==> job 1636: inputs <==
Design conv_mac_unit, start of the top module:
module conv_mac_unit (
	input wire aclk,
	input wire aresetn,
	input wire aclken,
	input wire[1:0] calfmt,
	input wire[8*16-1:0] mac_in_ftm,
	input wire[8*16-1:0] mac_in_wgt,
	input wire mac_in_ftm_masked,
	input wire[1:0] mac_in_info_along,
	input wire mac_in_valid,
	output wire[7:0] mac_out_exp,
	output wire[39:0] mac_out_frac,
	output wire[1:0] mac_out_info_along,
	output wire mac_out_valid
);
clock: 7.75 ns
lec_check: 0
abc_area: 1
cap_margin: 15
cell_pad_in_sites_detail_placement: 2
core_margin: 5
core_utilization: 54
gpl_routability_driven: 1
hold_slack_margin: 0.17
max_routing_layer: met4
min_routing_layer: met2
place_density_lb_addon: 0.19
slew_margin: 20
tns_end_percent: 60
run.sh (not shown) runs the stock make flow with config.mk's settings and CLKGATE_MAP_FILE=.
==> job 9346 (differences from job 1636) <==
- ABC_AREA: 1 -> not set
- CAP_MARGIN: 15 -> 20
- CELL_PAD_IN_SITES_DETAIL_PLACEMENT: 2 -> not set
- CORE_MARGIN: 5 -> 2
- CORE_UTILIZATION: 54 -> 23
- GPL_ROUTABILITY_DRIVEN: 1 -> not set
- HOLD_SLACK_MARGIN: 0.17 -> not set
- MAX_ROUTING_LAYER: met4 -> not set
- MIN_ROUTING_LAYER: met2 -> not set
- PLACE_DENSITY_LB_ADDON: 0.19 -> not set
- TNS_END_PERCENT: 60 -> not set
==> flow/constraint.sdc (replaced) <==
create_clock -name core_clock -period 10.7 [get_ports {aclk}]
set_input_delay 2.1400 -clock core_clock [delete_from_list [all_inputs] [get_ports {aclk}]]
set_output_delay 2.1400 -clock core_clock [all_outputs]
set_load 0.01 [all_outputs]
==> job 934 (differences from job 1636) <==
- ABC_AREA: 1 -> not set
- CELL_PAD_IN_SITES_DETAIL_PLACEMENT: 2 -> not set
- CORE_MARGIN: 5 -> 2
- CORE_UTILIZATION: 54 -> 72
- HOLD_SLACK_MARGIN: 0.17 -> not set
- MAX_ROUTING_LAYER: met4 -> not set
- MIN_ROUTING_LAYER: met2 -> not set
- PLACE_DENSITY: not set -> 0.65
- PLACE_DENSITY_LB_ADDON: 0.19 -> not set
- SETUP_SLACK_MARGIN: not set -> -0.35
- TNS_END_PERCENT: 60 -> not set
==> flow/constraint.sdc (replaced) <==
create_clock -name core_clock -period 5.63 [get_ports {aclk}]
set_input_delay 1.1260 -clock core_clock [delete_from_list [all_inputs] [get_ports {aclk}]]
set_output_delay 1.1260 -clock core_clock [all_outputs]
set_load 0.01 [all_outputs]
==> notes <==
- Die area: job 934 is smaller than job 1636 (about 30%).
- Of job 1636 and job 934, job 1636 has the higher synthesized cell count (gap 22%, measured against job 934).
- Job 934 finished but failed the layout checks on setup timing. Job 9346 ran to the end with no violations. Job 1636 never finished: it broke off in detailed placement.
- Sequential share of layout area: job 934 is lower than job 9346 (1.1 points).
- Utilization: job 934 is higher than job 9346 (59 points).

---

==> v36: inputs <==
conv_mac_unit again, from the RTL that the note above started with.
==> flow/config.mk <==
export PLATFORM = sky130hd
export DESIGN_NAME = conv_mac_unit
export DESIGN_NICKNAME = conv_mac_unit
export VERILOG_FILES = /design/flow/design.v
export SDC_FILE = /design/flow/constraint.sdc
export NUM_CORES = 4
export LEC_CHECK = 0
export ABC_AREA = 1
export CAP_MARGIN = 20
export CORE_MARGIN = 2
export CORE_UTILIZATION = 60
export CTS_CLUSTER_SIZE = 99
export SLEW_MARGIN = 20
==> flow/constraint.sdc <==
create_clock -name core_clock -period 4.27 [get_ports {aclk}]
set_input_delay 0.8540 -clock core_clock [delete_from_list [all_inputs] [get_ports {aclk}]]
set_output_delay 0.8540 -clock core_clock [all_outputs]
set_load 0.01 [all_outputs]
==> v5 (differences from v36) <==
Settings changed: ABC_AREA 1 to unset, CORE_UTILIZATION 60 to 10, CTS_CLUSTER_SIZE 99 to unset.
==> flow/constraint.sdc (replaced) <==
create_clock -name core_clock -period 8.2 [get_ports {aclk}]
set_input_delay 1.6400 -clock core_clock [delete_from_list [all_inputs] [get_ports {aclk}]]
set_output_delay 1.6400 -clock core_clock [all_outputs]
set_load 0.01 [all_outputs]
==> results <==
v36 completed and failed the layout checks on negative setup slack. v5 ran to the end with no violations. Die area: v36 is lower than v5 (82%). Clock skew: v5 is higher than v36 (0.040 ns). Between v36 and v5, the lower synthesized cell count is in v5 (gap 22%, measured against v5). In v36 the clock-buffer cell count is higher than in v5, by 33.
==> figures <==
| metric | v36 | v5 |
|---|---|---|
| Result of the run | complete, but fails checks | finished clean |
| Layout check failures | negative setup slack | - |
| Worst-case setup margin in the final layout | -1.515 ns | 1.093 ns |
| # Cells Yosys | 19600 | 16000 |
| Max-slew headroom at the worst pin | 25.65% | 22.36% |
| Crit path from | mac_cell_u.mul_op_b_arr_d1[1][3] | mac_cell_u.mul_op_b_arr_d1[4][1] |
| Average instance area after synthesis | 8.347 um^2 | 9.774 um^2 |
| Detailed router's first-iteration violation count | 13400 | 8056 |
| Clock tree buffer count of the final layout | 195 | 162 |
| Clock Network Area Fraction | 2.668% | 2.503% |
| Post-route insts no fill | 25730 | 36880 |
